`design/flow/run.sh`:
```
#!/bin/bash
# the make line also repeats each setting of config.mk as NAME=value (left out here)
make -C /OpenROAD-flow-scripts/flow DESIGN_CONFIG=/design/flow/config.mk WORK_HOME=/design/flow/orfs CLKGATE_MAP_FILE= finish
```
`design/flow/config.mk`:
```
export PLATFORM = sky130hd
export DESIGN_NAME = uart_top
export DESIGN_NICKNAME = uart_top
export VERILOG_FILES = /design/flow/design.v
export SDC_FILE = /design/flow/constraint.sdc
export NUM_CORES = 4
export LEC_CHECK = 0
export CAP_MARGIN = 20
export CELL_PAD_IN_SITES_DETAIL_PLACEMENT = 2
export CELL_PAD_IN_SITES_GLOBAL_PLACEMENT = 1
export CORE_ASPECT_RATIO = 1.5
export CORE_MARGIN = 3
export CORE_UTILIZATION = 43
export CTS_CLUSTER_DIAMETER = 343
export CTS_CLUSTER_SIZE = 60
export GPL_TIMING_DRIVEN = 0
export HOLD_SLACK_MARGIN = 0.04
export SETUP_SLACK_MARGIN = 1.72
export SLEW_MARGIN = 5
```
`design/flow/constraint.sdc`:
```
create_clock -name core_clock -period 10.0 [get_ports {clk}]
set_input_delay 2.0000 -clock core_clock [delete_from_list [all_inputs] [get_ports {clk}]]
set_output_delay 2.0000 -clock core_clock [all_outputs]
set_load 0.01 [all_outputs]
```
`design/flow/design.v`:
```
`timescale 1ns / 1ps
module uart_rx(
               input               clk          ,		 
               input               rst_n        ,	
               input               din          ,
               output  reg [7:0]    dout         ,		
               output  reg         dout_vld     
               );
parameter    	   BPS	  =	217;	 
reg   [14:0]        cnt0         ;
wire                add_cnt0     ;
wire                end_cnt0     ;
reg   [ 3:0]        cnt1         ;
wire                add_cnt1     ;
wire                end_cnt1     ;
reg                 rx0          ;	
reg                 rx1          ;	
reg                 rx2          ;	
wire                rx_en        ;
reg                 flag_add     ;
always @ (posedge clk or negedge rst_n) begin
	if(!rst_n) begin
		rx0 <= 1'b1;
        rx1 <= 1'b1;
        rx2 <= 1'b1;
	end
	else begin
		rx0 <= din;
        rx1 <= rx0;
        rx2 <= rx1;
	end
end
assign rx_en = rx2 & ~rx1;	
always @(posedge clk or negedge rst_n)begin
    if(!rst_n)begin
        cnt0 <= 0;
    end
    else if(add_cnt0)begin
        if(end_cnt0)
            cnt0 <= 0;
        else
            cnt0 <= cnt0 + 1;
    end
end
assign add_cnt0 = flag_add;
assign end_cnt0 = add_cnt0 && cnt0==BPS-1 ;
always @(posedge clk or negedge rst_n)begin 
    if(!rst_n)begin
        cnt1 <= 0;
    end
    else if(add_cnt1)begin
        if(end_cnt1)
            cnt1 <= 0;
        else
            cnt1 <= cnt1 + 1;
    end
end
assign add_cnt1 = end_cnt0;
assign end_cnt1 = add_cnt1 && cnt1==9-1 ;  
always @ (posedge clk or negedge rst_n)begin
	if(!rst_n) begin
		flag_add <= 1'b0;
	end
	else if(rx_en) begin		
		flag_add <= 1'b1;	
	end
    else if(end_cnt1) begin		
		flag_add <= 1'b0;	
	end
end
always @ (posedge clk or negedge rst_n)begin
	if(!rst_n) begin
		dout <= 8'd0;
	end
	else if(add_cnt0 && cnt0==BPS/2-1 && cnt1!=0) begin		 
	    dout[cnt1-1]<= rx2 ;
	end
end
always @ (posedge clk or negedge rst_n)begin
	if(!rst_n) begin
		dout_vld <= 1'b0;
	end
    else if(end_cnt1) begin		
		dout_vld <= 1'b1;	
	end
	else begin	
        dout_vld <= 1'b0;			
	end
end
endmodule
`timescale 1ns / 1ps
module uart_tx(
                 input             clk    ,			
                 input             rst_n  ,		
                 input [7:0]       din    ,
                 input             din_vld,	  
                 output reg        rdy    ,   
                 output reg        dout   
             );
parameter         BPS    = 217;
reg   [7:0]       tx_data_tmp;	
reg               flag_add   ;
reg   [14:0]      cnt0       ;
wire              add_cnt0   ;
wire              end_cnt0   ;
reg   [ 3:0]      cnt1       ;
wire              add_cnt1   ;
wire              end_cnt1   ;
wire  [ 9:0]      data       ;
always  @(posedge clk or negedge rst_n)begin
    if(rst_n==1'b0)begin
        flag_add <= 0;
    end
    else if(flag_add==0 && din_vld)begin
        flag_add <= 1;
    end
    else if(end_cnt1)begin
        flag_add <= 0;
    end
end
always @(posedge clk or negedge rst_n)begin
    if(!rst_n)begin
        cnt0 <= 0;
    end
    else if(add_cnt0)begin
        if(end_cnt0)
            cnt0 <= 0;
        else
            cnt0 <= cnt0 + 1;
    end
end
assign add_cnt0 = flag_add;
assign end_cnt0 = add_cnt0 && cnt0==BPS-1 ;
always @(posedge clk or negedge rst_n)begin 
    if(!rst_n)begin
        cnt1 <= 0;
    end
    else if(add_cnt1)begin
        if(end_cnt1)
            cnt1 <= 0;
        else
            cnt1 <= cnt1 + 1;
    end
end
assign add_cnt1 = end_cnt0;
assign end_cnt1 = add_cnt1 && cnt1==10-1 ;
always @ (posedge clk or negedge rst_n) begin
	if(!rst_n) begin
		tx_data_tmp <=8'd0;
	end
	else if(flag_add==1'b0 && din_vld) begin	
		tx_data_tmp <= din;	
	end
end
always @ (posedge clk or negedge rst_n) begin
	if(!rst_n) begin
		dout <= 1'b1;
	end
	else if(add_cnt0 && cnt0==1-1)begin
        dout<= data[cnt1];
    end 
end
assign  data = {1'b1,tx_data_tmp,1'b0};  
always  @(*)begin
    if(din_vld || flag_add)
        rdy = 1'b0;
    else
        rdy = 1'b1;
end
endmodule
module  uart_top(
								input  clk,
								input  rst_n,
								input  din,
								input sw8,
								output  reg  [23:0] pic_out,
								output  reg [16:0] addr,
								output  reg wr_ram,
								output  tx,
								output  reg pic_done,    
								output  reg  pic_download,    
								output  reg [7:0] rgb_led
								);
	wire   dout_vld;
	wire  [7:0] dout;
	reg [3:0] code_p;
	reg  [4:0]  cnt;
	reg  [3:0]  state;
	wire  [3:0]  code;
	wire [7:0]  temp;
	reg [23:0] pic_reg;
	parameter  monitor=0;   
	parameter  second=1 ;
	parameter  third=2 ;
	parameter   fouth=3;
	parameter   fiveth=4;
	parameter   sixth=5;
	parameter   send=6;
	parameter   stop=7;
	assign temp=(dout>8'd57)?(dout-8'd87):(dout-8'd48);
	assign code=temp[3:0];
	always  @ (posedge clk or negedge rst_n)
	    begin
			if  (!rst_n)
			   begin
			      state<=monitor;
				  wr_ram<=1;
				  pic_out<=0;
				  addr<=0;
				  pic_done<=0;
				  end
			else
	case (state)
	monitor:	begin
				   if (dout_vld)
						begin
						    wr_ram<=1;	
							pic_reg[23:20]<=code;
							state<=second;
							code_p<=code;
						end
				 else
				          state<=monitor;
					end
	second:	begin
					if (dout_vld)
							begin
								pic_reg[19:16]<=code;
								state<=third;
								rgb_led<={code_p,code};
							end
					else
							state<=second;
					end
		third:		begin
					if (dout_vld)
						begin
							pic_reg[15:12]<=code;
							state<=fouth;
							code_p<=code;
						end
					else
						state<=third;
					end
		fouth:		begin
					if (dout_vld)
						begin
							pic_reg[11:8]<=code;
							state<=fiveth;
							rgb_led<={code_p,code};
						end
					else
						state<=fouth;
					end
		fiveth:		begin
					if (dout_vld)
						begin
							pic_reg[7:4]<=code;
							state<=sixth;
							code_p<=code;
						end
					else
						state<=fiveth;
					end
        sixth:		begin
					if (dout_vld)
						begin
							pic_reg[3:0]<=code;
							state<=send;
							rgb_led<={code_p,code};
						end
					else
						state<=sixth;
					end
		send: 	 begin
						wr_ram<=0;
						pic_out<=pic_reg;
						if (addr<479)
							begin
								addr<=addr+1;								
								pic_done<=0;
								state<=monitor;
							end
			         else if (addr==479)
					        begin								 
							     addr<=0;		
								 pic_done<=1;
								 state<=stop;								
							end	 
						end
		stop:  begin
					if  (sw8==1)
					    state<=monitor;
					else
						begin
						state<=stop;
						end
				  end
		     endcase
		end
		always  @ (posedge  clk or negedge rst_n)
		    begin
				if (!rst_n)
					cnt<=0;
				else if (state==send)
				    cnt<=cnt+1;
			    else 
					cnt<=cnt;
			end
		always  @ (posedge  clk or negedge rst_n)
			begin
				if (!rst_n)
					pic_download<=1;
		   else if (cnt>=15)
					pic_download<=0;
			else
					pic_download<=1;
			end
		uart_rx #(.BPS(16)) uart_rx(
								.clk(clk),
								.rst_n(rst_n),
								.din(din),
								.dout(dout),
								.dout_vld(dout_vld)
								);
	   uart_tx #(.BPS(16)) uart_tx(
                              .clk(clk)    ,			
                              .rst_n(rst_n)  ,		
							  .din_vld(dout_vld)    ,
							  .din(dout),
							  .dout(tx),
							  .rdy()
							); 
		endmodule 
```
==> impl_metrics.yaml, run 1 <==
# synthesis and place-and-route metrics
yosys:
  postSynthAreaPerCell_um2: 12.61
  ys_cells: 528
  synth_async_sr_flop_share_pct: 76.62
  yosysChipArea_um2: 6656
  synthTopLogicFamily: "simple AND/OR/NAND/NOR gates"
  synth.top_cells.by_area: "dfrtp_1 42%, edfxtp_1 16%, mux2_2 7.3%"
  synth.most_common_cell: "dfrtp_1"
  yosysUniqueCellTypes: 56
  fp_nets: 554
  synthTopCellsByCount: "111 x dfrtp_1, 43 x mux2_2, 42 x nand2_1"
  yosysSeqAreaShare_pct: 60.73
  synth-warning-count: 3
  postSynth.topFlopCell: "dfrtp_1"
  synthDominantAreaCellType: "dfrtp_1"
  synth-adder-area-share_pct: 4.135
  synth-compound-area-share_pct: 5.244
  ys_sh_mux_pct: 8.703
  enable_flop_cells: 36
  synth_flop_count: 154
  synth.cellmix.xorXnorShare_pct: 4.981
  syn-cell-area_um2: 6656
  count_of_mapped_cells_out_of_synthesis: 528
  top_area_share_pct: 41.73
  simple_gate_area_share_of_the_yosys_netlist_pct: 13.63
hold_path:
  timing.hold.worst.class: "reg2reg"
  instance_count_along_the_most_critical_hold_path: 0
  worst_hold_path.endpoint: "uart_rx.rx1"
  timing.hold.worst.start: "uart_rx.rx0"
cts:
  post_cts_repair_timing_setup_buffer_count: 0
  cts-root-to-sink-buffers: 2
  tritoncts_clock_tree: "yes"
  cts_hold_repair.buffers: 0
  clock_sink_count: 154
  number_of_h_tree_levels: 4
  cts_repair_resize_count: 0
  clock_pin_slew_reported_for_the_worst_setup_and_hold_paths_after_clock_tree_synthesis_ns: 0.06
  numCtsBuffers: 17
  cts-root-buf: "clkbuf_16"
  clock_insertion_delay_worst_skew_ns: 0.43
placed_design:
  place.gp.congestion: 0.7305
  placement.io_buffers: 56
  detailedPlacementHpwl_um: 11340
  placedInstanceArea_um2: 7495
  pre_cts_slack_ns: 5.999
job:
  max-cap-violations: 0
  total_tool_warning_count: 35
critical_path:
  cp-end-kind: "register"
  cpMaxStageDelayCell: "or3b_2"
  path_cells: "buf_2 -> inv_1 -> ha_1 -> or3b_2 -> ha_1 -> or3b_1 -> nor4_4 -> nand3_2 -> nor4_1 -> mux2_1"
  timing.critical_path.max_delay_family: "simple AND/OR/NAND/NOR gates"
  critical_path.most_common_cell: "ha_1"
  r2r_setup_slack_ns: 6.09
  required_ns: 10.31
  worst_path_largest_cell_delay_ns: 0.55
  stages_on_the_worst_setup_path: 10
  path_max_fanout: 9
  ff2ff_path_depth: 10
  critical_path_arrival_ns: 4.22
  path_buffers: 2
  timing.rr.start: "uart_rx.cnt1[0]"
  destination_of_the_worst_register_to_register_timing_path: "uart_rx.dout[7]"
  criticalPathCategory: "reg2reg"
  crit_start: "uart_rx.cnt1[0]"
  worst_setup_path_endpoint: "uart_rx.dout[7]"
  cp-start-kind: "register"
sta:
  rsz0062_at_grt: "no"
  time_the_worst_path_needs_with_i_o_delays_and_setup_ns: 3.908
  final.period_utilization_pct: 39.08
  totalNegativeSetupSlack_ns: 0
  clock_skew_ns: 0.008274
  achievable-frequency_mhz: 255.9
  finalSetupViolations: 0
  worst_slew_margin_rel_pct: 34.22
  holdWs_ns: 0.3569
  hold_violations: 0
  final.setup.worst_slack_ns: 6.092
  worst_pin_slew_ns: 0.9797
  number_of_max_slew_violations_in_the_final_report: 0
finish:
  util_after_layout_pct: 53.44
  finish.net_count: 631
  num-fill-cells: 1464
  area_delta_synth_final_pct: 21.54
  fin_area_um2: 8090
pwr:
  power.share.clock_pct: 40.1
  netSwitchingFraction_pct: 29.91
  power.leakage_nw: 3.610
  p_per_area_nw_per_um2: 201.0
  net_switching_power_figure_w: 0.0004864
  power.combinational.total_w: 0.000292
  power_clock_w: 0.000652
  powerSeq_w: 0.000683
  power_frac_comb_pct: 17.9
  power_leader: "registers"
  vdd_drop_max_mv: 0.1278
  seq_power_share_pct: 42.0
  power.internal_w: 0.001140
global_routing:
  grt.overflow.total: 0
  grt.total_usage_pct: 21.39
  maximum_number_of_pins_on_one_net_before_global_route_repair: 81
  grt_antenna_before_repair: 0
  grt_pass1_wl_um: 28030
  grt_pass1_vias: 5072
drt:
  dr_total_vias: 4449
  detail_route.drc_violations: 0
  via_per_inst: 5.446
  final_antenna_net_count: 0
  detail_route.antenna_diodes: 0
  drt-total-wl_um: 17010
  first_iter_violations: 126
  wl_per_cell_um: 20.82
  firstDrtPassIters: 4
floorplan:
  chipWidth_um: 107.6
  fp-utilization_pct: 43.97
  fp.dieArea_um2: 17040
  boundaryPins: 57
  core_area_um2: 15140
  rows: 55
  dieHeight_um: 158.4
status:
  status: "complete, no violations"
[stage by stage]
stage | cells | power (W)
after floorplan | 528 | 0.0008936
after global placement | 783 | 0.0009477
after detailed placement | 784 | 0.0009849
after CTS | 816 | 0.001645
after global routing | 817 | 0.001712
final | 817 | 0.001626
[layout make-up]
cell class	instances	area (um^2)	area share, %
Buffer	22	92.59	1.144
Clock buffer	17	425.4	5.258
Clock inverter	15	165.2	2.041
Inverter	21	78.83	0.9743
Multi-Input combinational cell	331	2442	30.19
Sequential cell	154	4043	49.97
Tap cell	199	249.0	3.078
Timing Repair Buffer	58	594.3	7.346
[per-layer routing]
layer	global-route usage (%)	share of wire (%)	vias up	routed length, um
met4	8.002	2.3	0	384
met2	40.75	57	64	9773
met1	23.41	38	2314	6487
met3	3.813	2.1	30	362
met5	0	0	-	0
li1	-	-	2041	-
==> run 2, diff against run 1 <==
CELL_PAD_IN_SITES_DETAIL_PLACEMENT = default   (was 2)
CORE_ASPECT_RATIO = default   (was 1.5)
CORE_MARGIN = 2   (was 3)
CORE_UTILIZATION = 40   (was 43)
CTS_CLUSTER_DIAMETER = default   (was 343)
CTS_CLUSTER_SIZE = default   (was 60)
GPL_ROUTABILITY_DRIVEN = 0   (was default)
GPL_TIMING_DRIVEN = default   (was 0)
HOLD_SLACK_MARGIN = default   (was 0.04)
SETUP_SLACK_MARGIN = default   (was 1.72)
SLEW_MARGIN = 25   (was 5)
==> run 2 against run 1 <==
Against the previous run: global-route usage is 5.6 points lower; clock skew hardly changed; largest cell class unchanged; core utilization is 4.3 points lower; via count is 7.0% lower; worst hold slack better by 0.0013 ns; critical path type unchanged; highest routed layer unchanged; non-clock buffer count is 21 lower; design area is 0.42% lower; setup slack better by 0.25 ns; combinational power is 12% lower.
==> impl_metrics.yaml, run 2 <==
# synthesis and place-and-route metrics
status:
  status: "complete, no violations"
yosys:
  synth-adder-area-share_pct: 4.135
  count_of_mapped_cells_out_of_synthesis: 528
  yosysUniqueCellTypes: 56
  synthTopLogicFamily: "simple AND/OR/NAND/NOR gates"
  ys_sh_mux_pct: 8.703
  synth_async_sr_flop_share_pct: 76.62
  simple_gate_area_share_of_the_yosys_netlist_pct: 13.63
  synth_flop_count: 154
  synthTopCellsByCount: "111 x dfrtp_1, 43 x mux2_2, 42 x nand2_1"
  top_area_share_pct: 41.73
  yosysChipArea_um2: 6656
  postSynth.topFlopCell: "dfrtp_1"
  synth.cellmix.xorXnorShare_pct: 4.981
  synth-compound-area-share_pct: 5.244
  synth.most_common_cell: "dfrtp_1"
  enable_flop_cells: 36
  synth-warning-count: 3
  ys_cells: 528
  fp_nets: 554
  synth.top_cells.by_area: "dfrtp_1 42%, edfxtp_1 16%, mux2_2 7.3%"
  postSynthAreaPerCell_um2: 12.61
  synthDominantAreaCellType: "dfrtp_1"
  syn-cell-area_um2: 6656
  yosysSeqAreaShare_pct: 60.73
global_routing:
  grt.overflow.total: 0
  grt_pass1_vias: 4271
  grt_antenna_before_repair: 0
  maximum_number_of_pins_on_one_net_before_global_route_repair: 67
  grt.total_usage_pct: 15.83
  grt_pass1_wl_um: 22040
pwr:
  power.internal_w: 0.001183
  net_switching_power_figure_w: 0.0004557
  power_frac_comb_pct: 15.7
  p_per_area_nw_per_um2: 203.4
  power_clock_w: 0.000690
  power.share.clock_pct: 42.1
  powerSeq_w: 0.000691
  vdd_drop_max_mv: 0.1174
  seq_power_share_pct: 42.1
  netSwitchingFraction_pct: 27.81
  power.combinational.total_w: 0.000258
  power.leakage_nw: 3.597
  power_leader: "registers"
sta:
  finalSetupViolations: 0
  achievable-frequency_mhz: 273.5
  number_of_max_slew_violations_in_the_final_report: 0
  worst_pin_slew_ns: 0.8349
  hold_violations: 0
  totalNegativeSetupSlack_ns: 0
  rsz0062_at_grt: "no"
  time_the_worst_path_needs_with_i_o_delays_and_setup_ns: 3.656
  worst_slew_margin_rel_pct: 43.94
  final.period_utilization_pct: 36.56
  clock_skew_ns: 0.007868
finish:
  util_after_layout_pct: 49.10
  logic_area_um2: 2442
  register_area_um2: 4043
  num-fill-cells: 1464
  area_delta_synth_final_pct: 21.03
  finish.net_count: 610
  instances_no_fill: 817
drt:
  firstDrtPassIters: 4
  detail_route.antenna_diodes: 0
  metal2_wl_um: 6251
  routed.top_layer: "met4"
  first_iter_violations: 223
  drt-total-wl_um: 12890
  final_antenna_net_count: 0
  met1Wirelength_um: 6174
  detail_route.drc_violations: 0
  wl_per_cell_um: 15.78
  dr_wl_met3_um: 278
  dr_total_vias: 4138
  via_per_inst: 5.065
hold_path:
  instance_count_along_the_most_critical_hold_path: 0
  worst_hold_path.endpoint: "uart_rx.rx1"
  timing.hold.worst.start: "uart_rx.rx0"
  timing.hold.worst.class: "reg2reg"
job:
  max-cap-violations: 0
  total_tool_warning_count: 34
cts:
  cts-root-buf: "clkbuf_16"
  clock_sink_count: 154
  clock_pin_slew_reported_for_the_worst_setup_and_hold_paths_after_clock_tree_synthesis_ns: 0.06
  number_of_h_tree_levels: 4
  post_cts_repair_timing_setup_buffer_count: 0
  tritoncts_clock_tree: "yes"
  cts_repair_resize_count: 0
  clock_insertion_delay_worst_skew_ns: 0.42
  numCtsBuffers: 17
  cts-root-to-sink-buffers: 2
  cts_hold_repair.buffers: 0
critical_path:
  required_ns: 10.30
  criticalPathCategory: "reg2reg"
  path_max_fanout: 11
  path_buffers: 1
  stages_on_the_worst_setup_path: 10
  critical_path_arrival_ns: 3.96
  worst_path_largest_cell_delay_ns: 0.56
  timing.rr.start: "uart_rx.cnt1[0]"
  timing.critical_path.max_delay_family: "simple AND/OR/NAND/NOR gates"
  path_cells: "inv_1 -> ha_1 -> xor2_2 -> or3_1 -> ha_1 -> or4b_4 -> nor4_4 -> nand3_2 -> nor4_1 -> mux2_1"
  critical_path.most_common_cell: "ha_1"
  worst_setup_path_endpoint: "uart_rx.dout[7]"
  cpMaxStageDelayCell: "or4b_4"
  ff2ff_path_depth: 10
  r2r_setup_slack_ns: 6.34
  destination_of_the_worst_register_to_register_timing_path: "uart_rx.dout[7]"
  crit_start: "uart_rx.cnt1[0]"
  cp-end-kind: "register"
  cp-start-kind: "register"
floorplan:
  dieHeight_um: 133
  rows: 47
  fp-utilization_pct: 40.57
  fp.dieArea_um2: 17690
  boundaryPins: 57
  chipWidth_um: 133
  core_area_um2: 16410
placed_design:
  detailedPlacementHpwl_um: 8913
  placement.io_buffers: 56
  place.detailed.instances: 785
-- run 2: layout make-up --
| class | instances | share of cell area, % |
|---|---|---|
| clock buffers | 18 | 5.327 |
| well taps | 220 | 3.417 |
| inverters | 21 | 0.9784 |
| multi-input cells | 331 | 30.32 |
| flip-flops and latches | 154 | 50.18 |
| clock inverters | 14 | 2.578 |
| repair buffers | 59 | 7.206 |
-- run 2: stage by stage --
stage          worst slack, ns  hold slack [ns]  cell area, um^2  power (W)
2_1_floorplan            6.644           0.3452             6656  0.0008936
3_3_place_gp             6.264           0.3567             7420  0.0009497
3_5_place_dp             6.178           0.3490             7420  0.0009632
4_1_cts                  6.309           0.3579             8056   0.001663
5_1_grt                  6.102           0.3632             8056   0.001723
6_report                 6.344           0.3582             8056   0.001639
-- run 2: routing by layer --
metal  GRT usage [%]  up-vias
met5               0        -
met4           6.093        0
met3           3.295       13
met2           25.27       50
met1           21.32     2063
li1                -     2012
==> run 3, diff against run 2 <==
CAP_MARGIN = 30   (was 20)
CELL_PAD_IN_SITES_GLOBAL_PLACEMENT = default   (was 1)
CORE_ASPECT_RATIO = 1.39   (was default)
CORE_MARGIN = 4   (was 2)
CORE_UTILIZATION = 61   (was 40)
CTS_CLUSTER_DIAMETER = 260   (was default)
CTS_CLUSTER_SIZE = 42   (was default)
GPL_ROUTABILITY_DRIVEN = 1   (was 0)
GPL_TIMING_DRIVEN = 1   (was default)
PLACE_DENSITY_LB_ADDON = 0.07   (was default)
SLEW_MARGIN = 20   (was 25)
TNS_END_PERCENT = 100   (was default)
clock period = 3.42 ns   (was 10.0 ns; I/O delays follow)
==> run 3 against run 2 <==
Against the previous run: design area down 0.36%; first-iteration DRC count down 33%; sequential power grew to 2.9 times the previous value; non-clock buffer count up 5; via count up 2.7%; register-to-register slack lost 6.2 ns; critical path depth stayed put; worst hold slack worse by 0.20 ns; critical path type unchanged; largest cell class unchanged.
==> impl_metrics.yaml, run 3 <==
# synthesis and place-and-route metrics
critical_path:
  criticalPathCategory: "reg2reg"
  timing.rr.start: "uart_rx.cnt1[0]"
  worst_path_largest_cell_delay_ns: 0.56
  cp-start-kind: "register"
  ff2ff_path_depth: 10
  r2r_setup_slack_ns: 0.13
  path_max_fanout: 7
  worst_setup_path_endpoint: "uart_rx.dout[6]"
  crit_start: "uart_rx.cnt1[0]"
  cp-end-kind: "register"
  path_buffers: 1
  destination_of_the_worst_register_to_register_timing_path: "uart_rx.dout[6]"
  critical_path_arrival_ns: 3.58
  required_ns: 3.71
  stages_on_the_worst_setup_path: 10
  cpMaxStageDelayCell: "or4b_4"
  timing.critical_path.max_delay_family: "simple AND/OR/NAND/NOR gates"
  path_cells: "inv_2 -> ha_4 -> xor2_2 -> or3_1 -> ha_1 -> or4b_4 -> nor4_4 -> nand3_1 -> nor4_2 -> mux2_2"
yosys:
  syn-cell-area_um2: 6656
  synth.top_cells.by_area: "dfrtp_1 42%, edfxtp_1 16%, mux2_2 7.3%"
  synth_async_sr_flop_share_pct: 76.62
  synth-compound-area-share_pct: 5.244
  postSynth.topFlopCell: "dfrtp_1"
  synth_flop_count: 154
  synth-warning-count: 3
  yosysUniqueCellTypes: 56
  yosysChipArea_um2: 6656
  synth.cellmix.xorXnorShare_pct: 4.981
  synth.most_common_cell: "dfrtp_1"
  yosysSeqAreaShare_pct: 60.73
  simple_gate_area_share_of_the_yosys_netlist_pct: 13.63
  synthDominantAreaCellType: "dfrtp_1"
  synth-adder-area-share_pct: 4.135
  count_of_mapped_cells_out_of_synthesis: 528
  fp_nets: 554
  ys_cells: 528
  postSynthAreaPerCell_um2: 12.61
  top_area_share_pct: 41.73
  enable_flop_cells: 36
  synthTopLogicFamily: "simple AND/OR/NAND/NOR gates"
  synthTopCellsByCount: "111 x dfrtp_1, 43 x mux2_2, 42 x nand2_1"
  ys_sh_mux_pct: 8.703
drt:
  via_per_inst: 5.742
  first_iter_violations: 150
  drt-total-wl_um: 12670
  firstDrtPassIters: 5
  final_antenna_net_count: 0
  dr_total_vias: 4249
  wl_per_cell_um: 17.12
  detail_route.antenna_diodes: 0
  detail_route.drc_violations: 0
finish:
  fin_area_um2: 8028
  area_delta_synth_final_pct: 20.60
  finish.net_count: 615
  util_after_layout_pct: 75.95
floorplan:
  boundaryPins: 57
  dieHeight_um: 131.2
  chipWidth_um: 96.60
  core_area_um2: 10570
  rows: 44
  fp-utilization_pct: 62.97
  fp.dieArea_um2: 12670
pwr:
  netSwitchingFraction_pct: 29.63
  power_leader: "registers"
  power.share.clock_pct: 38.6
  power.leakage_nw: 3.600
  powerSeq_w: 0.00200
  power_clock_w: 0.00185
  power.combinational.total_w: 0.000950
  power_frac_comb_pct: 19.8
  post-layout-total-power_w: 0.004801
  p_per_area_nw_per_um2: 598.0
  seq_power_share_pct: 41.6
  power.internal_w: 0.003379
  vdd_drop_max_mv: 0.4815
  net_switching_power_figure_w: 0.001422
sta:
  final.period_utilization_pct: 96.30
  rsz0062_at_grt: "yes"
  time_the_worst_path_needs_with_i_o_delays_and_setup_ns: 3.293
  holdWs_ns: 0.1541
  finalSetupViolations: 0
  number_of_max_slew_violations_in_the_final_report: 0
  worst_slew_margin_rel_pct: 34.04
  clock_skew_ns: 0.009501
  worst_pin_slew_ns: 0.9861
  achievable-frequency_mhz: 303.6
  hold_violations: 0
  final.setup.worst_slack_ns: 0.1267
global_routing:
  grt_pass1_wl_um: 21420
  grt_pass1_vias: 4409
  grt.overflow.total: 0
  maximum_number_of_pins_on_one_net_before_global_route_repair: 53
  grt.total_usage_pct: 20.95
  grt_antenna_before_repair: 0
cts:
  number_of_h_tree_levels: 4
  cts_hold_repair.buffers: 0
  numCtsBuffers: 17
  clock_insertion_delay_worst_skew_ns: 0.41
  tritoncts_clock_tree: "yes"
  clock_pin_slew_reported_for_the_worst_setup_and_hold_paths_after_clock_tree_synthesis_ns: 0.06
  cts-root-buf: "clkbuf_16"
  clock_sink_count: 154
  cts-root-to-sink-buffers: 2
job:
  total_tool_warning_count: 35
  max-cap-violations: 0
placed_design:
  detailedPlacementHpwl_um: 8544
  pre_cts_slack_ns: -0.03374
  placement.io_buffers: 56
  placedInstanceArea_um2: 7340
  place.gp.congestion: 0.7997
hold_path:
  timing.hold.worst.class: "in2async"
status:
  status: "complete, no violations"
-- run 3: routing by layer --
layer / vias to the layer above / wire [um] / global-route usage (%)
met3: 22 / 357 / 4.719
met5: - / 0 / 0
li1: 2017 / - / -
met2: 85 / 6973 / 37.75
met4: 0 / 282 / 8.431
met1: 2125 / 5057 / 23.99
-- run 3: final cells by class --
type | instances | area [um^2]
fill | 707 | 2542
inverter | 21 | 78.83
timing repair buffer | 64 | 618.1
tap | 138 | 172.7
clock inverter | 15 | 167.7
clock buffer | 17 | 425.4
sequential | 154 | 4043
multi-input combinational | 331 | 2522
-- run 3: what timing repair did --
action / CTS / global route
resized: 9 / 5
setup buffers: 2 / 0
endpoints found under the setup margin: 4 / 6
pin swaps: 1 / 4
-- run 3: metrics by stage --
stage	cells	TNS (ns)
finish	740	0
CTS	740	0
global route	740	-0.004622
detailed placement	706	-0.03557
floorplan	528	0
global placement	706	0
==> run 4, diff against run 3 <==
CAP_MARGIN = 20   (was 30)
CORE_ASPECT_RATIO = default   (was 1.39)
CORE_MARGIN = 2   (was 4)
CORE_UTILIZATION = 63   (was 61)
CTS_CLUSTER_DIAMETER = default   (was 260)
CTS_CLUSTER_SIZE = default   (was 42)
GPL_ROUTABILITY_DRIVEN = default   (was 1)
GPL_TIMING_DRIVEN = default   (was 1)
PLACE_DENSITY_LB_ADDON = default   (was 0.07)
TNS_END_PERCENT = default   (was 100)
clock period = 3.74 ns   (was 3.42 ns; I/O delays follow)
==> run 4 against run 3 <==
Against the previous run: still clean on timing, DRC and antenna; wire length down 3.8%; maximum frequency down 5.4%; worst hold slack worse by 0.025 ns; global-route usage up 2.8 points; synthesized area unchanged; design area down 1.7%; largest power group unchanged; highest routed layer unchanged.
==> impl_metrics.yaml, run 4 <==
# synthesis and place-and-route metrics
job:
  total_tool_warning_count: 36
  max-cap-violations: 0
yosys:
  postSynth.topFlopCell: "dfrtp_1"
  synth.top_cells.by_area: "dfrtp_1 42%, edfxtp_1 16%, mux2_2 7.3%"
  count_of_mapped_cells_out_of_synthesis: 528
  synthDominantAreaCellType: "dfrtp_1"
  enable_flop_cells: 36
  yosysChipArea_um2: 6656
  simple_gate_area_share_of_the_yosys_netlist_pct: 13.63
  ys_sh_mux_pct: 8.703
  synth_flop_count: 154
  synth-warning-count: 3
  yosysUniqueCellTypes: 56
  synth-compound-area-share_pct: 5.244
  yosysSeqAreaShare_pct: 60.73
  synth.most_common_cell: "dfrtp_1"
  synth_async_sr_flop_share_pct: 76.62
  top_area_share_pct: 41.73
  fp_nets: 554
  synthTopCellsByCount: "111 x dfrtp_1, 43 x mux2_2, 42 x nand2_1"
  postSynthAreaPerCell_um2: 12.61
  syn-cell-area_um2: 6656
  synth.cellmix.xorXnorShare_pct: 4.981
  synthTopLogicFamily: "simple AND/OR/NAND/NOR gates"
  synth-adder-area-share_pct: 4.135
  ys_cells: 528
cts:
  numCtsBuffers: 17
  cts-root-to-sink-buffers: 2
  clock_sink_count: 154
  cts_repair_resize_count: 0
  cts-root-buf: "clkbuf_8"
  number_of_h_tree_levels: 4
  cts_hold_repair.buffers: 0
  clock_pin_slew_reported_for_the_worst_setup_and_hold_paths_after_clock_tree_synthesis_ns: 0.06
  tritoncts_clock_tree: "yes"
  clock_insertion_delay_worst_skew_ns: 0.52
  post_cts_repair_timing_setup_buffer_count: 0
floorplan:
  fp-utilization_pct: 64.77
  fp.dieArea_um2: 11400
  dieHeight_um: 106.8
  core_area_um2: 10280
  rows: 37
  boundaryPins: 57
  chipWidth_um: 106.8
sta:
  worst_slew_margin_rel_pct: 39.07
  number_of_max_slew_violations_in_the_final_report: 0
  rsz0062_at_grt: "no"
  final.period_utilization_pct: 93.06
  achievable-frequency_mhz: 287.3
  totalNegativeSetupSlack_ns: 0
  hold_violations: 0
  finalSetupViolations: 0
  final.setup.worst_slack_ns: 0.2597
  time_the_worst_path_needs_with_i_o_delays_and_setup_ns: 3.480
  worst_pin_slew_ns: 0.9074
  clock_skew_ns: 0.01015
critical_path:
  stages_on_the_worst_setup_path: 9
  crit_start: "uart_rx.cnt1[1]"
  r2r_setup_slack_ns: 0.26
  cp-end-kind: "register"
  critical_path.most_common_cell: "ha_1"
  timing.rr.start: "uart_rx.cnt1[1]"
  destination_of_the_worst_register_to_register_timing_path: "uart_rx.dout[7]"
  cp-start-kind: "register"
  path_buffers: 1
  critical_path_arrival_ns: 3.88
  worst_path_largest_cell_delay_ns: 0.56
  worst_setup_path_endpoint: "uart_rx.dout[7]"
  criticalPathCategory: "reg2reg"
  cpMaxStageDelayCell: "or3b_2"
  path_cells: "inv_1 -> ha_1 -> or3b_2 -> ha_1 -> or4b_4 -> nor4_4 -> nand3_2 -> nor4_1 -> mux2_1"
  path_max_fanout: 6
  required_ns: 4.14
  timing.critical_path.max_delay_family: "simple AND/OR/NAND/NOR gates"
  ff2ff_path_depth: 9
pwr:
  power_frac_comb_pct: 17.0
  power_leader: "registers"
  powerSeq_w: 0.00183
  power.internal_w: 0.003007
  seq_power_share_pct: 43.9
  vdd_drop_max_mv: 0.5369
  power.combinational.total_w: 0.000708
  power.share.clock_pct: 39.0
  power_clock_w: 0.00162
  net_switching_power_figure_w: 0.001154
  p_per_area_nw_per_um2: 527.4
  power.leakage_nw: 3.567
  netSwitchingFraction_pct: 27.74
finish:
  num-fill-cells: 638
  area_delta_synth_final_pct: 18.53
  finish.net_count: 612
  register_area_um2: 4043
  instances_no_fill: 735
  logic_area_um2: 2442
placed_design:
  placement.io_buffers: 56
  place.detailed.instances: 702
  pre_cts_slack_ns: 0.2758
  place.gp.congestion: 0.8204
  detailedPlacementHpwl_um: 8118
global_routing:
  grt_antenna_before_repair: 0
  maximum_number_of_pins_on_one_net_before_global_route_repair: 64
  grt.total_usage_pct: 23.71
  grt.overflow.total: 0
  grt_pass1_wl_um: 20920
  grt_pass1_vias: 4194
status:
  status: "complete, no violations"
drt:
  final_antenna_net_count: 0
  dr_total_vias: 4175
  detail_route.drc_violations: 0
  wl_per_cell_um: 16.59
  drt-total-wl_um: 12190
  via_per_inst: 5.680
  detail_route.antenna_diodes: 0
  first_iter_violations: 226
  firstDrtPassIters: 6
hold_path:
  timing.hold.worst.class: "in2async"
[run 4: metrics by stage]
step / instance area, um^2 / power (W) / util (%) / hold WS [ns]
after floorplan: 6656 / 0.002389 / - / 0.3452
after global placement: 7322 / 0.002512 / 71.24 / 0.3466
after detailed placement: 7322 / 0.002561 / 71.24 / 0.3482
after CTS: 7885 / 0.004188 / 76.72 / 0.1222
after global routing: 7890 / 0.004358 / 76.77 / 0.1394
final: 7890 / 0.004161 / 76.77 / 0.1291
[run 4: cell type report]
class / instances / share of cell area, %
Clock inverter: 10 / 1.522
Multi-Input combinational cell: 331 / 30.95
Sequential cell: 154 / 51.24
Timing Repair Buffer: 61 / 7.517
Clock buffer: 22 / 5.614
Tap cell: 136 / 2.157
Inverter: 21 / 0.9990
[run 4: metal layers]
metal / global-route usage [%] / share of wire [%]
met5: 0 / 0
met1: 32.90 / 46
met2: 37.76 / 49
met3: 5.410 / 3.3
met4: 7.421 / 1.1
==> run 5, diff against run 4 <==
ABC_AREA = 1   (was default)
CAP_MARGIN = 0   (was 20)
CORE_UTILIZATION = 72   (was 63)
CTS_CLUSTER_DIAMETER = 90   (was default)
GPL_ROUTABILITY_DRIVEN = 1   (was default)
GPL_TIMING_DRIVEN = 1   (was default)
PLACE_DENSITY = 0.61   (was default)
SETUP_SLACK_MARGIN = 0.78   (was default)
clock period = 2.91 ns   (was 3.74 ns; I/O delays follow)
==> run 5 against run 4 <==
Against the previous run: clock power is 31% higher; largest power group unchanged; the layout now fails its checks (setup timing); critical path depth is 10 higher; maximum frequency is 17% higher; worst hold slack better by 0.024 ns.
==> impl_metrics.yaml, run 5 <==
# synthesis and place-and-route metrics
status:
  status: "failed layout checks"
  so_faults: "setup timing"
yosys:
  synth_async_sr_flop_share_pct: 76.62
  postSynth.topFlopCell: "dfrtp_1"
  count_of_mapped_cells_out_of_synthesis: 747
  yosysUniqueCellTypes: 40
  synthTopCellsByCount: "190 x nand2_1, 111 x dfrtp_1, 92 x inv_1"
  yosysChipArea_um2: 7017
  synth.most_common_cell: "nand2_1"
  synthDominantAreaCellType: "dfrtp_1"
  simple_gate_area_share_of_the_yosys_netlist_pct: 23.09
  fp_nets: 773
  top_area_share_pct: 39.59
  synth.cellmix.xorXnorShare_pct: 2.996
  yosysSeqAreaShare_pct: 57.61
  syn-cell-area_um2: 7017
  synth_flop_count: 154
  enable_flop_cells: 36
  synthTopLogicFamily: "simple AND/OR/NAND/NOR gates"
  synth-warning-count: 3
  synth-compound-area-share_pct: 5.688
  ys_sh_mux_pct: 0.3210
  synth.top_cells.by_area: "dfrtp_1 40%, edfxtp_1 15%, nand2_1 10%"
  ys_cells: 747
  synth-adder-area-share_pct: 3.923
  postSynthAreaPerCell_um2: 9.393
cts:
  numCtsBuffers: 17
  cts-root-buf: "clkbuf_8"
  clock_sink_count: 154
  cts-root-to-sink-buffers: 2
  tritoncts_clock_tree: "yes"
  number_of_h_tree_levels: 4
  cts_hold_repair.buffers: 0
  clock_insertion_delay_worst_skew_ns: 0.55
  clock_pin_slew_reported_for_the_worst_setup_and_hold_paths_after_clock_tree_synthesis_ns: 0.07
drt:
  drt-total-wl_um: 19150
  final_antenna_net_count: 0
  detail_route.drc_violations: 0
  firstDrtPassIters: 8
  detail_route.antenna_diodes: 0
  dr_total_vias: 5957
  via_per_inst: 6.141
  wl_per_cell_um: 19.74
  first_iter_violations: 717
sta:
  totalNegativeSetupSlack_ns: -0.09918
  hold_violations: 0
  rsz0062_at_grt: "yes"
  number_of_max_slew_violations_in_the_final_report: 0
  clock_skew_ns: 0.01440
  finalSetupViolations: 2
  final.period_utilization_pct: 102.1
  worst_pin_slew_ns: 0.9103
  time_the_worst_path_needs_with_i_o_delays_and_setup_ns: 2.972
  worst_slew_margin_rel_pct: 39.03
  final.setup.worst_slack_ns: -0.06221
  achievable-frequency_mhz: 336.5
critical_path:
  stages_on_the_worst_setup_path: 19
  path_cells: "inv_2 -> ha_4 -> inv_4 -> nand2_4 -> nand2_4 -> nor2_4 -> nand2_2 -> ha_4 -> inv_2 -> nand2_2 -> nor2_4 -> nand2_2 -> nor2_4 -> nand3_4 -> buf_4 -> nor2_4 -> nand3_1 -> nand2_1 -> inv_1"
  path_max_fanout: 4
  worst_setup_path_endpoint: "uart_rx.dout[2]"
  critical_path.most_common_cell: "nor2_4"
  timing.critical_path.max_delay_family: "simple AND/OR/NAND/NOR gates"
  cpMaxStageDelayCell: "dfrtp_1"
  r2r_setup_slack_ns: -0.06
  cp-start-kind: "register"
  path_buffers: 5
  worst_path_largest_cell_delay_ns: 0.41
  required_ns: 3.34
  cp-end-kind: "register"
  destination_of_the_worst_register_to_register_timing_path: "uart_rx.dout[2]"
  timing.rr.start: "uart_rx.cnt1[1]"
  ff2ff_path_depth: 19
  crit_start: "uart_rx.cnt1[1]"
  critical_path_arrival_ns: 3.40
  criticalPathCategory: "reg2reg"
global_routing:
  grt_antenna_before_repair: 0
  grt.total_usage_pct: 32.63
  maximum_number_of_pins_on_one_net_before_global_route_repair: 119
  grt.overflow.total: 0
  grt_pass1_vias: 5643
  grt_pass1_wl_um: 26300
job:
  max-cap-violations: 0
  total_tool_warning_count: 41
pwr:
  seq_power_share_pct: 35.7
  net_switching_power_figure_w: 0.002328
  powerSeq_w: 0.00235
  power_clock_w: 0.00213
  power.share.clock_pct: 32.4
  power.combinational.total_w: 0.00210
  netSwitchingFraction_pct: 35.38
  vdd_drop_max_mv: 0.6573
  power.internal_w: 0.004252
  power_frac_comb_pct: 31.9
  p_per_area_nw_per_um2: 756.5
  power_leader: "registers"
  power.leakage_nw: 4.040
floorplan:
  dieHeight_um: 102.7
  core_area_um2: 9594
  chipWidth_um: 102.7
  boundaryPins: 57
  fp.dieArea_um2: 10550
  fp-utilization_pct: 73.14
  rows: 36
finish:
  instances_no_fill: 970
  finish.net_count: 850
  fin_area_um2: 8698
  num-fill-cells: 389
  area_delta_synth_final_pct: 23.97
placed_design:
  pre_cts_slack_ns: 0.2131
  place.detailed.instances: 922
  detailedPlacementHpwl_um: 9417
  placedInstanceArea_um2: 7764
  place.gp.congestion: 0.8708
  placement.io_buffers: 56
hold_path:
  timing.hold.worst.class: "in2async"
==> run 5: what timing repair did <==
action                                  CTS  global route
buffers inserted                         11             5
endpoints found under the setup margin   28            34
pin swaps                                14            17
gates resized                            30            28
==> run 5: routing by layer <==
metal	share of wire [%]	wire length, um	track usage, %	vias up
li1	-	-	-	2545
met1	36	6817	39.43	2848
met2	51	9696	55.76	437
met3	7.5	1443	6.780	127
met4	6.2	1187	16.62	0
met5	0	0	0	-
==> run 5: metrics by stage <==
step / total power (W) / util (%) / hold WS [ns]
6_report: 0.006580 / 90.66 / 0.1530
5_1_grt: 0.006745 / 90.66 / 0.2079
4_1_cts: 0.006039 / 89.02 / 0.2029
3_5_place_dp: 0.003599 / 80.92 / 0.3494
3_3_place_gp: 0.003522 / 80.92 / 0.3479
2_1_floorplan: 0.003346 / - / 0.2864
==> run 5: cell type report <==
class | count | area, um^2 | share of cell area, %
Clock inverter | 12 | 113.9 | 1.309
Tap cell | 133 | 166.4 | 1.913
Sequential cell | 154 | 4048 | 46.53
Clock buffer | 20 | 446.7 | 5.135
Timing Repair Buffer | 77 | 726.9 | 8.357
Multi-Input combinational cell | 475 | 2820 | 32.42
Inverter | 99 | 376.6 | 4.330
==> run 6, diff against run 5 <==
PLACE_DENSITY = default   (was 0.61)
PLACE_DENSITY_LB_ADDON = 0.07   (was default)
SETUP_SLACK_MARGIN = default   (was 0.78)
clock period = 2.62 ns   (was 2.91 ns; I/O delays follow)
==> run 6 against run 5 <==
Against the previous run: the layout still fails its checks (setup timing); synthesized area did not move; combinational power up 19%; non-clock buffer count fell by 5; worst hold slack lost 0.053 ns; largest power group unchanged.
==> impl_metrics.yaml, run 6 <==
# synthesis and place-and-route metrics
status:
  status: "failed layout checks"
  so_faults: "setup timing"
yosys:
  simple_gate_area_share_of_the_yosys_netlist_pct: 23.09
  synth.cellmix.xorXnorShare_pct: 2.996
  ys_cells: 747
  synth.top_cells.by_area: "dfrtp_1 40%, edfxtp_1 15%, nand2_1 10%"
  synthTopLogicFamily: "simple AND/OR/NAND/NOR gates"
  syn-cell-area_um2: 7017
  postSynth.topFlopCell: "dfrtp_1"
  top_area_share_pct: 39.59
  yosysChipArea_um2: 7017
  synth.most_common_cell: "nand2_1"
  yosysUniqueCellTypes: 40
  enable_flop_cells: 36
  synth-warning-count: 3
  ys_sh_mux_pct: 0.3210
  synth-adder-area-share_pct: 3.923
  yosysSeqAreaShare_pct: 57.61
  postSynthAreaPerCell_um2: 9.393
  synthTopCellsByCount: "190 x nand2_1, 111 x dfrtp_1, 92 x inv_1"
  synthDominantAreaCellType: "dfrtp_1"
  synth-compound-area-share_pct: 5.688
  fp_nets: 773
  synth_async_sr_flop_share_pct: 76.62
  count_of_mapped_cells_out_of_synthesis: 747
  synth_flop_count: 154
drt:
  dr_total_vias: 6062
  wl_per_cell_um: 21.40
  first_iter_violations: 758
  detail_route.drc_violations: 0
  detail_route.antenna_diodes: 0
  final_antenna_net_count: 0
  drt-total-wl_um: 20650
  via_per_inst: 6.282
  firstDrtPassIters: 7
sta:
  hold_violations: 0
  final.setup.worst_slack_ns: -0.2842
  time_the_worst_path_needs_with_i_o_delays_and_setup_ns: 2.904
  rsz0062_at_grt: "yes"
  clock_skew_ns: 0.01121
  final.period_utilization_pct: 110.8
  achievable-frequency_mhz: 344.3
  number_of_max_slew_violations_in_the_final_report: 0
  totalNegativeSetupSlack_ns: -2.199
  worst_slew_margin_rel_pct: 7.967
  worst_pin_slew_ns: 1.366
  finalSetupViolations: 16
global_routing:
  met3_grt_util_pct: 7.322
  grt_most_used_layer: "met2"
  maximum_number_of_pins_on_one_net_before_global_route_repair: 119
  global_route.usage.met1_pct: 39.24
  grt_util_met2_pct: 57.62
  grt.overflow.total: 0
  grt.total_usage_pct: 33.35
  grt_pass1_wl_um: 26590
  grt_antenna_before_repair: 0
  grt_pass1_vias: 5512
critical_path:
  timing.rr.start: "uart_rx.cnt1[1]"
  cp-end-kind: "register"
  cp-start-kind: "register"
  worst_setup_path_endpoint: "uart_rx.dout[7]"
  critical_path.most_common_cell: "nand2_1"
  r2r_setup_slack_ns: -0.28
  criticalPathCategory: "reg2reg"
  crit_start: "uart_rx.cnt1[1]"
  required_ns: 3.04
  path_buffers: 2
  path_max_fanout: 4
  worst_path_largest_cell_delay_ns: 0.40
  path_cells: "inv_2 -> ha_4 -> inv_2 -> nand2_4 -> nand2_4 -> nor2_4 -> nand2_2 -> ha_4 -> nand2_1 -> nor3_2 -> nand3_1 -> nand2_2 -> nand3_2 -> nor2_4 -> nand2_1 -> nand2_1 -> nand2_1"
  stages_on_the_worst_setup_path: 17
  critical_path_arrival_ns: 3.33
  destination_of_the_worst_register_to_register_timing_path: "uart_rx.dout[7]"
  cpMaxStageDelayCell: "dfrtp_1"
  timing.critical_path.max_delay_family: "simple AND/OR/NAND/NOR gates"
  ff2ff_path_depth: 17
placed_design:
  place.gp.congestion: 0.8947
  pre_cts_slack_ns: -0.2015
  placement.io_buffers: 56
  placedInstanceArea_um2: 7754
  detailedPlacementHpwl_um: 9620
cts:
  cts_hold_repair.buffers: 0
  clock_insertion_delay_worst_skew_ns: 0.55
  clock_sink_count: 154
  numCtsBuffers: 17
  cts-root-to-sink-buffers: 2
  tritoncts_clock_tree: "yes"
  number_of_h_tree_levels: 4
  cts-root-buf: "clkbuf_8"
  clock_pin_slew_reported_for_the_worst_setup_and_hold_paths_after_clock_tree_synthesis_ns: 0.07
pwr:
  power.share.clock_pct: 33.9
  power.leakage_nw: 4.030
  seq_power_share_pct: 33.8
  post-layout-total-power_w: 0.007709
  netSwitchingFraction_pct: 35.03
  p_per_area_nw_per_um2: 884.9
  vdd_drop_max_mv: 1.148
  net_switching_power_figure_w: 0.002701
  power.combinational.total_w: 0.00249
  power.internal_w: 0.005008
  power_frac_comb_pct: 32.3
  power_clock_w: 0.00261
  power_leader: "registers"
  powerSeq_w: 0.00261
floorplan:
  fp-utilization_pct: 73.14
  boundaryPins: 57
  rows: 36
  chipWidth_um: 102.7
  core_area_um2: 9594
  dieHeight_um: 102.7
  fp.dieArea_um2: 10550
finish:
  finish.net_count: 845
  fin_area_um2: 8712
  area_delta_synth_final_pct: 24.16
  util_after_layout_pct: 90.81
job:
  max-cap-violations: 0
  total_tool_warning_count: 37
hold_path:
  timing.hold.worst.class: "in2async"
[run 6: repair_timing]
item | 4_1_cts | 5_1_grt
endpoints found under the setup margin | 8 | 8
setup buffers | 2 | 4
gates cloned | 0 | 0
gates resized | 14 | 47
pin swaps | 2 | 22
hold endpoints to repair | 0 | 0
[run 6: area by class of cell]
class                      count  area [um^2]
tap                          133        166.4
multi-input combinational    475         2798
timing repair buffer          72        703.2
fill                         379        882.1
inverter                      99        374.1
clock inverter                12        160.2
clock buffer                  20        467.9
sequential                   154         4043
[run 6: routing by layer]
metal	wire (um)	part of all wire [%]	vias to the layer above
met5	0	0	-
met4	1616	7.8	0
met3	1986	9.6	172
met2	10010	48	515
met1	7039	34	2831
li1	-	-	2544
[run 6: metrics by stage]
step | instances | hold slack [ns]
detailed placement | 927 | 0.3499
global route | 965 | 0.1677
floorplan | 747 | 0.2284
finish | 965 | 0.1001
global placement | 927 | 0.3476
CTS | 961 | 0.1395
==> run 7, diff against run 6 <==
ABC_AREA = default   (was 1)
CAP_MARGIN = 20   (was 0)
CORE_UTILIZATION = 70   (was 72)
CTS_CLUSTER_DIAMETER = default   (was 90)
CTS_CLUSTER_SIZE = 23   (was default)
GPL_ROUTABILITY_DRIVEN = default   (was 1)
GPL_TIMING_DRIVEN = default   (was 1)
PLACE_DENSITY_LB_ADDON = default   (was 0.07)
clock period = 2.57 ns   (was 2.62 ns; I/O delays follow)
==> run 7 against run 6 <==
Against the previous run: the layout still fails its checks (setup timing); maximum frequency fell by 22%; setup slack lost 0.85 ns; core utilization increased by 0.054 points; power is 4.0% lower; sequential share of layout area rose by 1.7 points; register-to-register slack lost 0.85 ns; sequential power increased by 2%; critical endpoint unchanged; largest power group unchanged.
==> impl_metrics.yaml, run 7 <==
# synthesis and place-and-route metrics
hold_path:
  instance_count_along_the_most_critical_hold_path: 0
  timing.hold.worst.class: "reg2reg"
  worst_hold_path.endpoint: "uart_rx.rx1"
  timing.hold.worst.start: "uart_rx.rx0"
floorplan:
  dieHeight_um: 101.5
  rows: 35
  chipWidth_um: 101.5
  core_area_um2: 9240
  fp.dieArea_um2: 10310
  fp-utilization_pct: 72.04
  boundaryPins: 57
critical_path:
  r2r_setup_slack_ns: -1.14
  critical_path_arrival_ns: 4.11
  ff2ff_path_depth: 13
  timing.rr.start: "uart_rx.cnt1[0]"
  criticalPathCategory: "reg2reg"
  cpMaxStageDelayCell: "dfrtp_1"
  path_max_fanout: 3
  path_buffers: 4
  timing.critical_path.max_delay_family: "simple AND/OR/NAND/NOR gates"
  required_ns: 2.98
  cp-start-kind: "register"
  cp-end-kind: "register"
  worst_path_largest_cell_delay_ns: 0.42
  destination_of_the_worst_register_to_register_timing_path: "uart_rx.dout[7]"
  path_cells: "clkinvlp_4 -> ha_4 -> xor2_4 -> buf_6 -> or3_4 -> ha_4 -> or3b_4 -> nor4_4 -> buf_4 -> buf_6 -> nand3_2 -> nor4_2 -> mux2_1"
  crit_start: "uart_rx.cnt1[0]"
  stages_on_the_worst_setup_path: 13
  worst_setup_path_endpoint: "uart_rx.dout[7]"
yosys:
  enable_flop_cells: 36
  synth-compound-area-share_pct: 5.244
  top_area_share_pct: 41.73
  synthTopLogicFamily: "simple AND/OR/NAND/NOR gates"
  synth.cellmix.xorXnorShare_pct: 4.981
  simple_gate_area_share_of_the_yosys_netlist_pct: 13.63
  synth-warning-count: 3
  ys_sh_mux_pct: 8.703
  synth-adder-area-share_pct: 4.135
  ys_cells: 528
  count_of_mapped_cells_out_of_synthesis: 528
  yosysChipArea_um2: 6656
  fp_nets: 554
  postSynthAreaPerCell_um2: 12.61
  synth.top_cells.by_area: "dfrtp_1 42%, edfxtp_1 16%, mux2_2 7.3%"
  postSynth.topFlopCell: "dfrtp_1"
  syn-cell-area_um2: 6656
  synth_flop_count: 154
  synthTopCellsByCount: "111 x dfrtp_1, 43 x mux2_2, 42 x nand2_1"
  synth.most_common_cell: "dfrtp_1"
  yosysSeqAreaShare_pct: 60.73
  synth_async_sr_flop_share_pct: 76.62
  yosysUniqueCellTypes: 56
  synthDominantAreaCellType: "dfrtp_1"
cts:
  tritoncts_clock_tree: "yes"
  cts-root-to-sink-buffers: 2
  clock_pin_slew_reported_for_the_worst_setup_and_hold_paths_after_clock_tree_synthesis_ns: 0.07
  number_of_h_tree_levels: 4
  clock_sink_count: 154
  clock_insertion_delay_worst_skew_ns: 0.53
  cts-root-buf: "clkbuf_8"
  numCtsBuffers: 17
drt:
  dr_total_vias: 4883
  drt-total-wl_um: 17700
  wl_per_cell_um: 23.45
  final_antenna_net_count: 0
  via_per_inst: 6.468
  first_iter_violations: 352
  detail_route.drc_violations: 0
  firstDrtPassIters: 7
  detail_route.antenna_diodes: 0
sta:
  worst_pin_slew_ns: 0.9305
  worst_slew_margin_rel_pct: 37.55
  time_the_worst_path_needs_with_i_o_delays_and_setup_ns: 3.708
  number_of_max_slew_violations_in_the_final_report: 0
  clock_skew_ns: 0.007704
  achievable-frequency_mhz: 269.7
  finalSetupViolations: 8
  totalNegativeSetupSlack_ns: -7.606
  final.setup.worst_slack_ns: -1.138
  rsz0062_at_grt: "yes"
  final.period_utilization_pct: 144.3
  hold_violations: 0
placed_design:
  detailedPlacementHpwl_um: 8621
  place.detailed.instances: 713
  place.gp.congestion: 0.8267
  pre_cts_slack_ns: -0.8452
  placement.io_buffers: 56
pwr:
  netSwitchingFraction_pct: 33.56
  p_per_area_nw_per_um2: 881.7
  power.leakage_nw: 3.769
  power.combinational.total_w: 0.00218
  net_switching_power_figure_w: 0.002484
  power.internal_w: 0.004918
  power_clock_w: 0.00256
  seq_power_share_pct: 36.0
  power_frac_comb_pct: 29.5
  power.share.clock_pct: 34.5
  powerSeq_w: 0.00266
  power_leader: "registers"
  vdd_drop_max_mv: 0.6969
finish:
  num-fill-cells: 331
  instances_no_fill: 755
  area_delta_synth_final_pct: 26.13
  finish.net_count: 639
job:
  max-cap-violations: 0
  total_tool_warning_count: 39
global_routing:
  grt_pass1_wl_um: 25850
  grt_pass1_vias: 4826
  grt.total_usage_pct: 34.10
  grt_antenna_before_repair: 0
  grt.overflow.total: 0
  maximum_number_of_pins_on_one_net_before_global_route_repair: 82
status:
  status: "failed layout checks"
  so_faults: "setup timing"
run 7: layer usage:
layer  GRT usage, %  vias up  share of wire [%]
met5              0        -                  0
met4          17.98        0                4.8
met3          6.625       76                5.9
met2          56.98      272                 51
met1          42.39     2473                 38
li1               -     2062                  -
run 7: repair_timing:
action	in CTS	in global routing
hold endpoints to repair	13	0
setup endpoints to repair	8	8
cloned	0	0
pin swaps	7	4
buffers inserted	9	0
resized	28	6
hold buffers	1	0
run 7: area by class of cell:
class | instances | area [um^2] | share of cell area, %
Sequential cell | 154 | 4043 | 48.15
Multi-Input combinational cell | 331 | 2696 | 32.12
Timing Repair Buffer | 88 | 819.5 | 9.762
Clock buffer | 17 | 414.1 | 4.933
Clock inverter | 15 | 176.4 | 2.101
Tap cell | 129 | 161.4 | 1.923
Inverter | 21 | 85.08 | 1.013
run 7: stage by stage:
step           utilization, %  instance area [um^2]  hold slack [ns]  total power [W]
2_1_floorplan               -                  6741           0.2184         0.003627
3_3_place_gp            81.46                  7527           0.3494         0.004012
3_5_place_dp            81.46                  7527           0.3468         0.004091
4_1_cts                 90.45                  8358           0.3624         0.007073
5_1_grt                 90.86                  8396           0.3636         0.007592
6_report                90.86                  8396           0.3612         0.007403
==> run 8, diff against run 7 <==
ABC_AREA = 1   (was default)
CAP_MARGIN = 0   (was 20)
CORE_UTILIZATION = 72   (was 70)
CTS_CLUSTER_DIAMETER = 260   (was default)
CTS_CLUSTER_SIZE = 13   (was 23)
GPL_ROUTABILITY_DRIVEN = 1   (was default)
GPL_TIMING_DRIVEN = 1   (was default)
PLACE_DENSITY_LB_ADDON = 0.08   (was default)
SETUP_SLACK_MARGIN = 0.8   (was default)
clock period = 3.02 ns   (was 2.57 ns; I/O delays follow)
==> run 8 against run 7 <==
Against the previous run: still fails the layout checks on setup timing; worst hold slack worse by 0.15 ns; wire length is 17% higher; flip-flop count stayed put; via count is 26% higher; critical path depth is 5 higher; synthesized area is 5.4% higher; clock skew is 0.0028 ns higher; maximum frequency is 20% higher; die area is 2.4% higher; sequential power is 15% lower; register-to-register slack better by 1.1 ns; combinational power is 2% lower; largest cell class unchanged; highest routed layer unchanged.
==> impl_metrics.yaml, run 8 <==
# synthesis and place-and-route metrics
yosys:
  synth_async_sr_flop_share_pct: 76.62
  yosysUniqueCellTypes: 40
  yosysSeqAreaShare_pct: 57.61
  synth_flop_count: 154
  synth-compound-area-share_pct: 5.688
  synth.cellmix.xorXnorShare_pct: 2.996
  postSynthAreaPerCell_um2: 9.393
  synth.most_common_cell: "nand2_1"
  top_area_share_pct: 39.59
  count_of_mapped_cells_out_of_synthesis: 747
  postSynth.topFlopCell: "dfrtp_1"
  synthTopCellsByCount: "190 x nand2_1, 111 x dfrtp_1, 92 x inv_1"
  yosysChipArea_um2: 7017
  synth-adder-area-share_pct: 3.923
  synthDominantAreaCellType: "dfrtp_1"
  synth.top_cells.by_area: "dfrtp_1 40%, edfxtp_1 15%, nand2_1 10%"
  syn-cell-area_um2: 7017
  synthTopLogicFamily: "simple AND/OR/NAND/NOR gates"
  synth-warning-count: 3
  fp_nets: 773
  simple_gate_area_share_of_the_yosys_netlist_pct: 23.09
  ys_cells: 747
  ys_sh_mux_pct: 0.3210
  enable_flop_cells: 36
pwr:
  power_leader: "registers"
  power_clock_w: 0.00205
  net_switching_power_figure_w: 0.002366
  p_per_area_nw_per_um2: 742.3
  powerSeq_w: 0.00227
  vdd_drop_max_mv: 0.6184
  power.internal_w: 0.004091
  power.leakage_nw: 4.048
  seq_power_share_pct: 35.2
  power.combinational.total_w: 0.00213
  post-layout-total-power_w: 0.006457
  netSwitchingFraction_pct: 36.65
  power_frac_comb_pct: 33.1
  power.share.clock_pct: 31.8
cts:
  number_of_h_tree_levels: 4
  clock_sink_count: 154
  cts-root-buf: "clkbuf_8"
  cts-root-to-sink-buffers: 2
  clock_pin_slew_reported_for_the_worst_setup_and_hold_paths_after_clock_tree_synthesis_ns: 0.07
  clock_insertion_delay_worst_skew_ns: 0.56
  numCtsBuffers: 17
  cts_hold_repair.buffers: 0
  tritoncts_clock_tree: "yes"
floorplan:
  chipWidth_um: 102.7
  core_area_um2: 9594
  fp.dieArea_um2: 10550
  dieHeight_um: 102.7
  boundaryPins: 57
  rows: 36
  fp-utilization_pct: 73.14
global_routing:
  grt.overflow.total: 0
  grt.total_usage_pct: 35.57
  grt_pass1_vias: 5841
  grt_util_met2_pct: 58.77
  grt_pass1_wl_um: 28170
  maximum_number_of_pins_on_one_net_before_global_route_repair: 72
  global_route.usage.met1_pct: 39.38
  met3_grt_util_pct: 10.03
  grt_antenna_before_repair: 0
  grt_most_used_layer: "met2"
critical_path:
  worst_path_largest_cell_delay_ns: 0.42
  required_ns: 3.51
  stages_on_the_worst_setup_path: 18
  path_buffers: 5
  critical_path_arrival_ns: 3.59
  path_max_fanout: 4
  criticalPathCategory: "reg2reg"
  timing.rr.start: "uart_rx.cnt1[1]"
  destination_of_the_worst_register_to_register_timing_path: "uart_rx.dout[2]"
  crit_start: "uart_rx.cnt1[1]"
  timing.critical_path.max_delay_family: "simple AND/OR/NAND/NOR gates"
  path_cells: "buf_4 -> nor2_2 -> nand3_2 -> a21oi_4 -> inv_2 -> ha_4 -> inv_4 -> nand2_4 -> nor2_4 -> nand2_1 -> nor2_2 -> nand3_4 -> buf_6 -> nor2_4 -> nand3_2 -> nand2_2 -> nand2_1 -> inv_1"
  cpMaxStageDelayCell: "dfrtp_1"
  worst_setup_path_endpoint: "uart_rx.dout[2]"
  cp-end-kind: "register"
  cp-start-kind: "register"
  r2r_setup_slack_ns: -0.08
  ff2ff_path_depth: 18
placed_design:
  placement.io_buffers: 56
  place.gp.congestion: 0.9443
  placedInstanceArea_um2: 7751
  detailedPlacementHpwl_um: 9950
  place.detailed.instances: 922
sta:
  final.period_utilization_pct: 102.6
  clock_skew_ns: 0.01054
  rsz0062_at_grt: "yes"
  final.setup.worst_slack_ns: -0.07796
  finalSetupViolations: 3
  achievable-frequency_mhz: 322.8
  number_of_max_slew_violations_in_the_final_report: 0
  worst_slew_margin_rel_pct: 41.68
  worst_pin_slew_ns: 0.8738
  totalNegativeSetupSlack_ns: -0.1315
  time_the_worst_path_needs_with_i_o_delays_and_setup_ns: 3.098
  hold_violations: 0
hold_path:
  timing.hold.worst.class: "in2async"
drt:
  wl_per_cell_um: 21.35
  via_per_inst: 6.318
  final_antenna_net_count: 0
  drt-total-wl_um: 20780
  first_iter_violations: 706
  dr_total_vias: 6147
  firstDrtPassIters: 6
  detail_route.antenna_diodes: 0
  detail_route.drc_violations: 0
finish:
  fin_area_um2: 8700
  instances_no_fill: 973
  area_delta_synth_final_pct: 23.98
  num-fill-cells: 341
  finish.net_count: 853
status:
  status: "failed layout checks"
  so_faults: "setup timing"
job:
  max-cap-violations: 0
  total_tool_warning_count: 38
==> run 8: what timing repair did <==
action,CTS,global route
resized,32,29
setup endpoints to repair,35,34
cloned,0,0
pin swaps,18,25
setup buffers,11,8
hold endpoints to repair,0,0
==> run 8: metal layers <==
metal	part of all wire [%]	vias to the layer above
li1	-	2553
met1	33	2864
met2	49	528
met3	9.8	202
met4	8.2	0
met5	0	-
==> run 8: area by class of cell <==
| type | instances | area, um^2 | area share [%] |
|---|---|---|---|
| clock buffers | 17 | 414.1 | 4.761 |
| repair buffers | 80 | 744.5 | 8.557 |
| well taps | 133 | 166.4 | 1.913 |
| inverters | 99 | 376.6 | 4.329 |
| clock inverters | 15 | 142.6 | 1.640 |
| flip-flops and latches | 154 | 4045 | 46.50 |
| multi-input cells | 475 | 2810 | 32.30 |
==> run 8: metrics by stage <==
stage	hold WS, ns	utilization, %	setup WS (ns)
3_3_place_gp	0.3480	80.79	0.4781
5_1_grt	0.2723	90.68	-0.1565
2_1_floorplan	0.3084	-	0.6284
6_report	0.2134	90.68	-0.07796
3_5_place_dp	0.3491	80.79	0.3097
4_1_cts	0.2245	88.97	0.5284
Power figures rest on the tool's default switching activity, not on a simulated workload.
